the baseline:
==> flow/design.v (excerpt) <==
module pe_tile_new_unq1 (
clk,
config_addr,
config_data,
out_BUS16_S0_T0,
in_BUS16_S0_T0,
out_BUS16_S0_T1,
in_BUS16_S0_T1,
out_BUS16_S0_T2,
in_BUS16_S0_T2,
out_BUS16_S0_T3,
in_BUS16_S0_T3,
out_BUS16_S0_T4,
in_BUS16_S0_T4,
out_BUS16_S1_T0,
in_BUS16_S1_T0,
out_BUS16_S1_T1,
in_BUS16_S1_T1,
out_BUS16_S1_T2,
in_BUS16_S1_T2,
out_BUS16_S1_T3,
in_BUS16_S1_T3,
out_BUS16_S1_T4,
in_BUS16_S1_T4,
out_BUS16_S2_T0,
in_BUS16_S2_T0,
out_BUS16_S2_T1,
in_BUS16_S2_T1,
out_BUS16_S2_T2,
in_BUS16_S2_T2,
out_BUS16_S2_T3,
in_BUS16_S2_T3,
out_BUS16_S2_T4,
in_BUS16_S2_T4,
out_BUS16_S3_T0,
in_BUS16_S3_T0,
out_BUS16_S3_T1,
in_BUS16_S3_T1,
out_BUS16_S3_T2,
in_BUS16_S3_T2,
out_BUS16_S3_T3,
in_BUS16_S3_T3,
out_BUS16_S3_T4,
in_BUS16_S3_T4,
out_BUS1_S0_T0,
in_BUS1_S0_T0,
out_BUS1_S0_T1,
in_BUS1_S0_T1,
out_BUS1_S0_T2,
in_BUS1_S0_T2,
out_BUS1_S0_T3,
in_BUS1_S0_T3,
out_BUS1_S0_T4,
in_BUS1_S0_T4,
out_BUS1_S1_T0,
in_BUS1_S1_T0,
out_BUS1_S1_T1,
in_BUS1_S1_T1,
out_BUS1_S1_T2,
in_BUS1_S1_T2,
out_BUS1_S1_T3,
in_BUS1_S1_T3,
out_BUS1_S1_T4,
in_BUS1_S1_T4,
out_BUS1_S2_T0,
in_BUS1_S2_T0,
out_BUS1_S2_T1,
in_BUS1_S2_T1,
out_BUS1_S2_T2,
in_BUS1_S2_T2,
out_BUS1_S2_T3,
in_BUS1_S2_T3,
out_BUS1_S2_T4,
in_BUS1_S2_T4,
out_BUS1_S3_T0,
in_BUS1_S3_T0,
out_BUS1_S3_T1,
in_BUS1_S3_T1,
out_BUS1_S3_T2,
in_BUS1_S3_T2,
out_BUS1_S3_T3,
in_BUS1_S3_T3,
out_BUS1_S3_T4,
in_BUS1_S3_T4,
reset,
tile_id
);
For scale: about 6400 cells after synthesis, ~550 flip-flops, about 760 I/O pins, ~0.051 mm2 of cells after synthesis.
==> flow/config.mk <==
export PLATFORM = sky130hd
export DESIGN_NAME = pe_tile_new_unq1
export DESIGN_NICKNAME = pe_tile_new_unq1
export VERILOG_FILES = /design/flow/design.v
export SDC_FILE = /design/flow/constraint.sdc
export NUM_CORES = 4
export LEC_CHECK = 0
export CAP_MARGIN = 20
export CORE_MARGIN = 2
export CORE_UTILIZATION = 31
export SLEW_MARGIN = 20
==> flow/constraint.sdc <==
create_clock -name core_clock -period 19.0 [get_ports {clk}]
set_input_delay 3.8000 -clock core_clock [delete_from_list [all_inputs] [get_ports {clk}]]
set_output_delay 3.8000 -clock core_clock [all_outputs]
set_load 0.01 [all_outputs]
run.sh (not shown) runs the stock make flow with config.mk's settings and CLKGATE_MAP_FILE=.
In summary, the baseline completed successfully, with a layout that passed the timing, DRC and antenna checks.
The inputs of the candidate differ from those of the baseline as listed below.
- an added SETUP_SLACK_MARGIN of 2.77
- a change of CORE_UTILIZATION from 31 to 45
- a change of the clock period (ns, I/O delays scaled along) from 19.0 to 10.6
Findings:
Status | the candidate and the baseline | clean except the candidate
Summary of the candidate over the baseline: sequential power increased by about 80% relative to the old numbers, worst setup slack decreased by 2.83 ns relative to the old numbers, worst supply voltage drop on vdd increased by 190% relative to the old numbers.
Looking at number of global-route vias before repair, the candidate sits 13% above the baseline.
The final reports for the candidate and the baseline show leakage power summed over all cells higher in the former.
Count of routing violations after the opening detailed-route iteration: the candidate vs the baseline up 16%
The candidate: worst hold margin higher than the baseline
The baseline → the candidate: power went up by about 140%; final area went up by 0.015 mm2.
Post-CTS repair timing setup buffer count: the candidate vs the baseline up 204

========
## old
pe_tile_new_unq1 again, from the RTL that the note above started with.
export LEC_CHECK = 0
export CAP_MARGIN = 20
export CORE_MARGIN = 2
export CORE_UTILIZATION = 69
export CTS_CLUSTER_DIAMETER = 381
export CTS_CLUSTER_SIZE = 58
export HOLD_SLACK_MARGIN = 0.29
export SETUP_SLACK_MARGIN = 3.75
export SLEW_MARGIN = 20
create_clock -name core_clock -period 14.6 [get_ports {clk}]
Run status, old: aborted in global routing, error GRT-0116
--- input diff old..new ---
- removing SETUP_SLACK_MARGIN (formerly 3.75)
- changing CORE_UTILIZATION from 69 to 45
- removing CTS_CLUSTER_DIAMETER (formerly 381)
- removing HOLD_SLACK_MARGIN (formerly 0.29)
- removing CTS_CLUSTER_SIZE (formerly 58)
- changing the clock period (ns, I/O delays scaled along) from 14.6 to 10.6
--- outcome ---
- Comparing the two runs side by side, new comes out behind old on estimated wirelength of the detail-placed design.
- The boundary pin count on new is in line with that on old.
- Looking only at setup slack after placement, and setting everything else aside, the lower value of old and new goes to new.
- Of the runs old and new, none of them finished clean.
- Tool error GRT-0116 stopped old during global routing; no final results.
- new: flow complete, layout not clean; failing: negative setup slack
- Of old and new, new shows the higher total number of placement rows, with old below it.
- Chip width: new higher than old
- NOTE die size old->new increased by more than half
- Area after detailed placement: new higher than old
- Instance count after placement with tap cells included delta for new relative to old: 1055 higher

========
Starting RTL as in the previous note.
// pe_tile_new_unq1
module pe_tile_new_unq1 (
clk,
config_addr,
config_data,
out_BUS16_S0_T0,
in_BUS16_S0_T0,
out_BUS16_S0_T1,
in_BUS16_S0_T1,
out_BUS16_S0_T2,
in_BUS16_S0_T2,
out_BUS16_S0_T3,
in_BUS16_S0_T3,
out_BUS16_S0_T4,
in_BUS16_S0_T4,
out_BUS16_S1_T0,
in_BUS16_S1_T0,
out_BUS16_S1_T1,
in_BUS16_S1_T1,
out_BUS16_S1_T2,
in_BUS16_S1_T2,
out_BUS16_S1_T3,
in_BUS16_S1_T3,
out_BUS16_S1_T4,
in_BUS16_S1_T4,
out_BUS16_S2_T0,
in_BUS16_S2_T0,
out_BUS16_S2_T1,
in_BUS16_S2_T1,
out_BUS16_S2_T2,
in_BUS16_S2_T2,
out_BUS16_S2_T3,
in_BUS16_S2_T3,
out_BUS16_S2_T4,
in_BUS16_S2_T4,
out_BUS16_S3_T0,
in_BUS16_S3_T0,
out_BUS16_S3_T1,
in_BUS16_S3_T1,
out_BUS16_S3_T2,
in_BUS16_S3_T2,
out_BUS16_S3_T3,
in_BUS16_S3_T3,
out_BUS16_S3_T4,
in_BUS16_S3_T4,
out_BUS1_S0_T0,
in_BUS1_S0_T0,
out_BUS1_S0_T1,
in_BUS1_S0_T1,
out_BUS1_S0_T2,
in_BUS1_S0_T2,
out_BUS1_S0_T3,
in_BUS1_S0_T3,
out_BUS1_S0_T4,
in_BUS1_S0_T4,
out_BUS1_S1_T0,
in_BUS1_S1_T0,
out_BUS1_S1_T1,
in_BUS1_S1_T1,
out_BUS1_S1_T2,
in_BUS1_S1_T2,
out_BUS1_S1_T3,
in_BUS1_S1_T3,
out_BUS1_S1_T4,
in_BUS1_S1_T4,
out_BUS1_S2_T0,
in_BUS1_S2_T0,
out_BUS1_S2_T1,
in_BUS1_S2_T1,
out_BUS1_S2_T2,
in_BUS1_S2_T2,
out_BUS1_S2_T3,
in_BUS1_S2_T3,
out_BUS1_S2_T4,
in_BUS1_S2_T4,
out_BUS1_S3_T0,
in_BUS1_S3_T0,
out_BUS1_S3_T1,
in_BUS1_S3_T1,
out_BUS1_S3_T2,
in_BUS1_S3_T2,
out_BUS1_S3_T3,
in_BUS1_S3_T3,
out_BUS1_S3_T4,
in_BUS1_S3_T4,
reset,
tile_id
);
Settings: LEC_CHECK=0, CAP_MARGIN=20, CORE_MARGIN=2, CORE_UTILIZATION=40, SLEW_MARGIN=20; clock period 19.0 ns.
Then changed:
Settings changed: CORE_UTILIZATION 40 to 57.
Clock period 19.0 ns to 10.6 ns, I/O delays scaled along.
What happened: This time the run ended with an error in global routing, error GRT-0232; die area shrinks by 30%; synthesized area is unchanged; synthesized cell count is unchanged.
Then changed:
Settings changed: ABC_AREA set to 0, CELL_PAD_IN_SITES_GLOBAL_PLACEMENT set to 1, CORE_UTILIZATION 57 to 50, CTS_CLUSTER_SIZE set to 43, GPL_ROUTABILITY_DRIVEN set to 1, HOLD_SLACK_MARGIN set to 0.29, MAX_ROUTING_LAYER set to met5, MIN_ROUTING_LAYER set to met1, PLACE_DENSITY set to 0.43, SETUP_SLACK_MARGIN set to 2.8.
This time the run completed, yet does not pass: setup timing.
Synthesized area is unchanged.
Die size came out higher by 14%.
Synthesized cell count does not change.
Then changed:
Settings changed: ABC_AREA 0 to unset, CELL_PAD_IN_SITES_GLOBAL_PLACEMENT 1 to unset, CORE_UTILIZATION 50 to 57, CTS_CLUSTER_DIAMETER set to 145, CTS_CLUSTER_SIZE 43 to 98, GPL_ROUTABILITY_DRIVEN 1 to unset, HOLD_SLACK_MARGIN 0.29 to unset, MAX_ROUTING_LAYER met5 to unset, MIN_ROUTING_LAYER met1 to unset, PLACE_DENSITY 0.43 to unset, SETUP_SLACK_MARGIN 2.8 to 2.54, TNS_END_PERCENT set to 15.
Outcome: This time the run ended with an error in global routing, error GRT-0232; synthesized cell count does not change; area after synthesis does not change; die area went down by 12%.
Then changed:
Settings changed: CORE_UTILIZATION 57 to 40, CTS_CLUSTER_DIAMETER 145 to unset, CTS_CLUSTER_SIZE 98 to unset, SETUP_SLACK_MARGIN 2.54 to unset, TNS_END_PERCENT 15 to unset.
Effect: The new run finished but failed the layout checks on setup timing; synthesized area does not change; synthesized cell count stays the same; die area came out higher by 42%.
Then changed:
Settings changed: CORE_UTILIZATION 40 to 58.
Result: Now the flow died in global routing on GRT-0116. Area after synthesis does not change. Die area is lower by about 30%. Synthesized cell count does not change.

========
== exp/garnet ==
pe_tile_new_unq1 again, from the RTL that the note above started with.
clock: 15.8 ns
lec_check: 0
abc_area: 0
cap_margin: 20
cell_pad_in_sites_global_placement: 1
core_margin: 2
core_utilization: 57
cts_cluster_size: 43
gpl_routability_driven: 1
hold_slack_margin: 0.08
max_routing_layer: met5
min_routing_layer: met1
slew_margin: 20
STATUS run=exp/garnet STAGES=ALL_DONE FINAL_CHECKS=FAILED CAUSE=setup timing
Setup changes, exp/garnet to exp/indigo
Settings: setting PLACE_DENSITY_LB_ADDON to 0.25 for the first time; changing CORE_UTILIZATION from 57 to 45; changing the clock period (ns, I/O delays scaled along) from 15.8 to 30.2.
Notes after the runs:
Both conditions hold for exp/indigo: the flow ran to the end and the final layout passed the timing, DRC and antenna checks.
On met3 layer usage reported by global route: between exp/garnet and exp/indigo, it ends up higher for exp/garnet.
Between exp/indigo and exp/garnet, it is exp/indigo whose relative contribution of the clock network to total power is higher, by 4.5 points.
Compared with exp/garnet, exp/indigo shows setup slack higher by 6.61 ns.
Between exp/garnet and exp/indigo, internal reg-to-reg setup slack increased.
Clock slew seen by the registers of the worst setup and hold paths essentially unchanged between exp/indigo and exp/garnet.
Final cell area: exp/indigo below exp/garnet
As of exp/indigo, static power due to leakage had fallen by a little under 10% compared to exp/garnet.
On overall fraction of global-route tracks in use: between exp/garnet and exp/indigo, it ends up higher for exp/garnet.
Changes observed in exp/indigo relative to exp/garnet: post-place instance area now sits lower; number of sinks on the clock net about even; overall power after layout has decreased.

========
onyx:
Starting RTL as in the previous note.
Settings: LEC_CHECK=0, CAP_MARGIN=0, CORE_MARGIN=2, CORE_UTILIZATION=70, CTS_CLUSTER_SIZE=58, HOLD_SLACK_MARGIN=-0.09, SETUP_SLACK_MARGIN=3.75, SLEW_MARGIN=20; clock period 14.6 ns.
onyx | ERROR | clock tree synthesis
Modified inputs, willow compared to onyx
--- a/flow/config.mk
+++ b/flow/config.mk
@@ -8 +8 @@
-export CAP_MARGIN = 0
+export CAP_MARGIN = 20
@@ -10 +10 @@
-export CORE_UTILIZATION = 70
+export CORE_UTILIZATION = 58
@@ -12 +11,0 @@
-export HOLD_SLACK_MARGIN = -0.09
[summary]
Diff onyx -> willow: routability congestion estimate from global placement shrank by 0.11, number of instances in the placed design grew by about 3%, cell count after synthesis held steady, register bit total from synthesis held steady, simple-gate share of the synthesized area held steady. As the logs show, willow stopped at global routing after a tool error, so it never reached the end of the flow. onyx never completed, since it errored out during clock tree synthesis. Against onyx as the reference, willow delivers a higher post-placement cell area. On willow: worst setup timing slack at the placement stage is 0.090 ns higher than what onyx gave. onyx fits on a die that is smaller than the die of willow.
Edits applied to the flow inputs when going from willow to pepper:
--- a/flow/config.mk
+++ b/flow/config.mk
@@ -10,3 +10,2 @@
-export CORE_UTILIZATION = 58
-export CTS_CLUSTER_SIZE = 58
-export SETUP_SLACK_MARGIN = 3.75
+export CORE_UTILIZATION = 69
+export CTS_CLUSTER_SIZE = 97
==> flow/constraint.sdc <==
create_clock -name core_clock -period 16.4 [get_ports {clk}]
set_input_delay 3.2800 -clock core_clock [delete_from_list [all_inputs] [get_ports {clk}]]
set_output_delay 3.2800 -clock core_clock [all_outputs]
set_load 0.01 [all_outputs]
### Flow results
Fraction of registers with async set/reset came out exactly the same in pepper and willow. What willow reported for height of the die has to be multiplied by 0.918 to get the figure for pepper. Count of cells resized by post-cts repair in pepper is 556 below willow. Reported for pepper and willow, Yosys chip area turned out identical to the last digit. Of pepper and willow, the higher pre-placement core utilization belongs to pepper. Going from willow to pepper, full die area saw a decrease; total cell area at the placement stage decreased by 9.3% relative to the old numbers. Die width, pepper and willow, lower one = pepper. Relative to willow, pepper improves placed wire-length estimate. NOTE post-placement cell count willow->pepper decreased by a few percent. Status(pepper) = ERROR, stage = global routing. H-tree level count, pepper and willow, higher one = willow.

========
pe_tile_new_unq1 again, from the RTL that the note above started with.
==> flow/design.v (excerpt) <==
module pe_tile_new_unq1 (
clk,
config_addr,
config_data,
out_BUS16_S0_T0,
in_BUS16_S0_T0,
out_BUS16_S0_T1,
in_BUS16_S0_T1,
out_BUS16_S0_T2,
in_BUS16_S0_T2,
out_BUS16_S0_T3,
in_BUS16_S0_T3,
out_BUS16_S0_T4,
in_BUS16_S0_T4,
out_BUS16_S1_T0,
in_BUS16_S1_T0,
out_BUS16_S1_T1,
in_BUS16_S1_T1,
out_BUS16_S1_T2,
in_BUS16_S1_T2,
out_BUS16_S1_T3,
in_BUS16_S1_T3,
out_BUS16_S1_T4,
in_BUS16_S1_T4,
out_BUS16_S2_T0,
in_BUS16_S2_T0,
out_BUS16_S2_T1,
in_BUS16_S2_T1,
out_BUS16_S2_T2,
in_BUS16_S2_T2,
out_BUS16_S2_T3,
in_BUS16_S2_T3,
out_BUS16_S2_T4,
in_BUS16_S2_T4,
out_BUS16_S3_T0,
in_BUS16_S3_T0,
out_BUS16_S3_T1,
in_BUS16_S3_T1,
out_BUS16_S3_T2,
in_BUS16_S3_T2,
out_BUS16_S3_T3,
in_BUS16_S3_T3,
out_BUS16_S3_T4,
in_BUS16_S3_T4,
out_BUS1_S0_T0,
in_BUS1_S0_T0,
out_BUS1_S0_T1,
in_BUS1_S0_T1,
out_BUS1_S0_T2,
in_BUS1_S0_T2,
out_BUS1_S0_T3,
in_BUS1_S0_T3,
out_BUS1_S0_T4,
in_BUS1_S0_T4,
out_BUS1_S1_T0,
in_BUS1_S1_T0,
out_BUS1_S1_T1,
in_BUS1_S1_T1,
out_BUS1_S1_T2,
in_BUS1_S1_T2,
out_BUS1_S1_T3,
in_BUS1_S1_T3,
out_BUS1_S1_T4,
in_BUS1_S1_T4,
out_BUS1_S2_T0,
in_BUS1_S2_T0,
out_BUS1_S2_T1,
in_BUS1_S2_T1,
out_BUS1_S2_T2,
in_BUS1_S2_T2,
out_BUS1_S2_T3,
in_BUS1_S2_T3,
out_BUS1_S2_T4,
in_BUS1_S2_T4,
out_BUS1_S3_T0,
in_BUS1_S3_T0,
out_BUS1_S3_T1,
in_BUS1_S3_T1,
out_BUS1_S3_T2,
in_BUS1_S3_T2,
out_BUS1_S3_T3,
in_BUS1_S3_T3,
out_BUS1_S3_T4,
in_BUS1_S3_T4,
reset,
tile_id
);
Settings: LEC_CHECK=0, ABC_AREA=1, CAP_MARGIN=0, CELL_PAD_IN_SITES_GLOBAL_PLACEMENT=3, CORE_ASPECT_RATIO=0.86, CORE_MARGIN=4, CORE_UTILIZATION=48, CTS_CLUSTER_DIAMETER=77, CTS_CLUSTER_SIZE=46, GPL_TIMING_DRIVEN=0, HOLD_SLACK_MARGIN=-0.07, MAX_ROUTING_LAYER=met5, MIN_ROUTING_LAYER=met2, SLEW_MARGIN=25; clock period 20.0 ns.
The first run never finished: it broke off in global placement without I/O (3_1_place_gp_skip_io).
Change:
- ABC_AREA: 1 -> default
- CAP_MARGIN: 0 -> 20
- CELL_PAD_IN_SITES_GLOBAL_PLACEMENT: 3 -> default
- CORE_ASPECT_RATIO: 0.86 -> default
- CORE_MARGIN: 4 -> 2
- CORE_UTILIZATION: 48 -> 57
- CTS_CLUSTER_DIAMETER: 77 -> default
- CTS_CLUSTER_SIZE: 46 -> default
- GPL_TIMING_DRIVEN: 0 -> default
- HOLD_SLACK_MARGIN: -0.07 -> default
- MAX_ROUTING_LAYER: met5 -> met4
- MIN_ROUTING_LAYER: met2 -> default
- SETUP_SLACK_MARGIN: default -> -1.49
- SLEW_MARGIN: 25 -> 20
This time the run completed and failed the layout checks on negative setup slack.
Synthesized cell count goes down by about a fifth.
Die area came out lower by about a fifth.
Synthesized area came out higher by a few percent.
Change:
- CORE_UTILIZATION: 57 -> 40
- CTS_CLUSTER_SIZE: default -> 82
- GPL_TIMING_DRIVEN: default -> 0
- HOLD_SLACK_MARGIN: default -> -0.07
- MAX_ROUTING_LAYER: met4 -> default
- SETUP_SLACK_MARGIN: -1.49 -> default
- SLEW_MARGIN: 20 -> 25
Effect: The changed run produced a layout that fails on negative setup slack. Sequential share of layout area fell by 0.82 points. Synthesized area stays the same. Synthesized cell count stays the same. Via count grows by a few percent. Non-clock buffer count grows by 414. Total power increases by a little under a tenth.
Change:
- CORE_UTILIZATION: 40 -> 31
- CTS_CLUSTER_SIZE: 82 -> default
- GPL_TIMING_DRIVEN: 0 -> default
- HOLD_SLACK_MARGIN: -0.07 -> default
- SLEW_MARGIN: 25 -> 20
- clock period: 20.0 -> 24.9 ns (I/O delays scaled with it)
The new run completed without violations; via count came out lower by about 11%; critical path depth came out lower by 4; clock skew shrinks by 0.037 ns.
Change:
- CORE_UTILIZATION: 31 -> 68
- CTS_CLUSTER_SIZE: default -> 58
- clock period: 24.9 -> 14.6 ns (I/O delays scaled with it)
Effect: This time the run died in global routing (5_1_grt) on GRT-0232; area after synthesis is unchanged; synthesized cell count stays the same; die area falls by about 54%.
Change:
- CORE_UTILIZATION: 68 -> 40
- CTS_CLUSTER_SIZE: 58 -> default
- clock period: 14.6 -> 20.0 ns (I/O delays scaled with it)
The changed run finished clean.
Die area climbs by 69%.
Synthesized area stays the same.
Synthesized cell count stays the same.
No activity file was given, so power comes from the tool's default toggle rates.
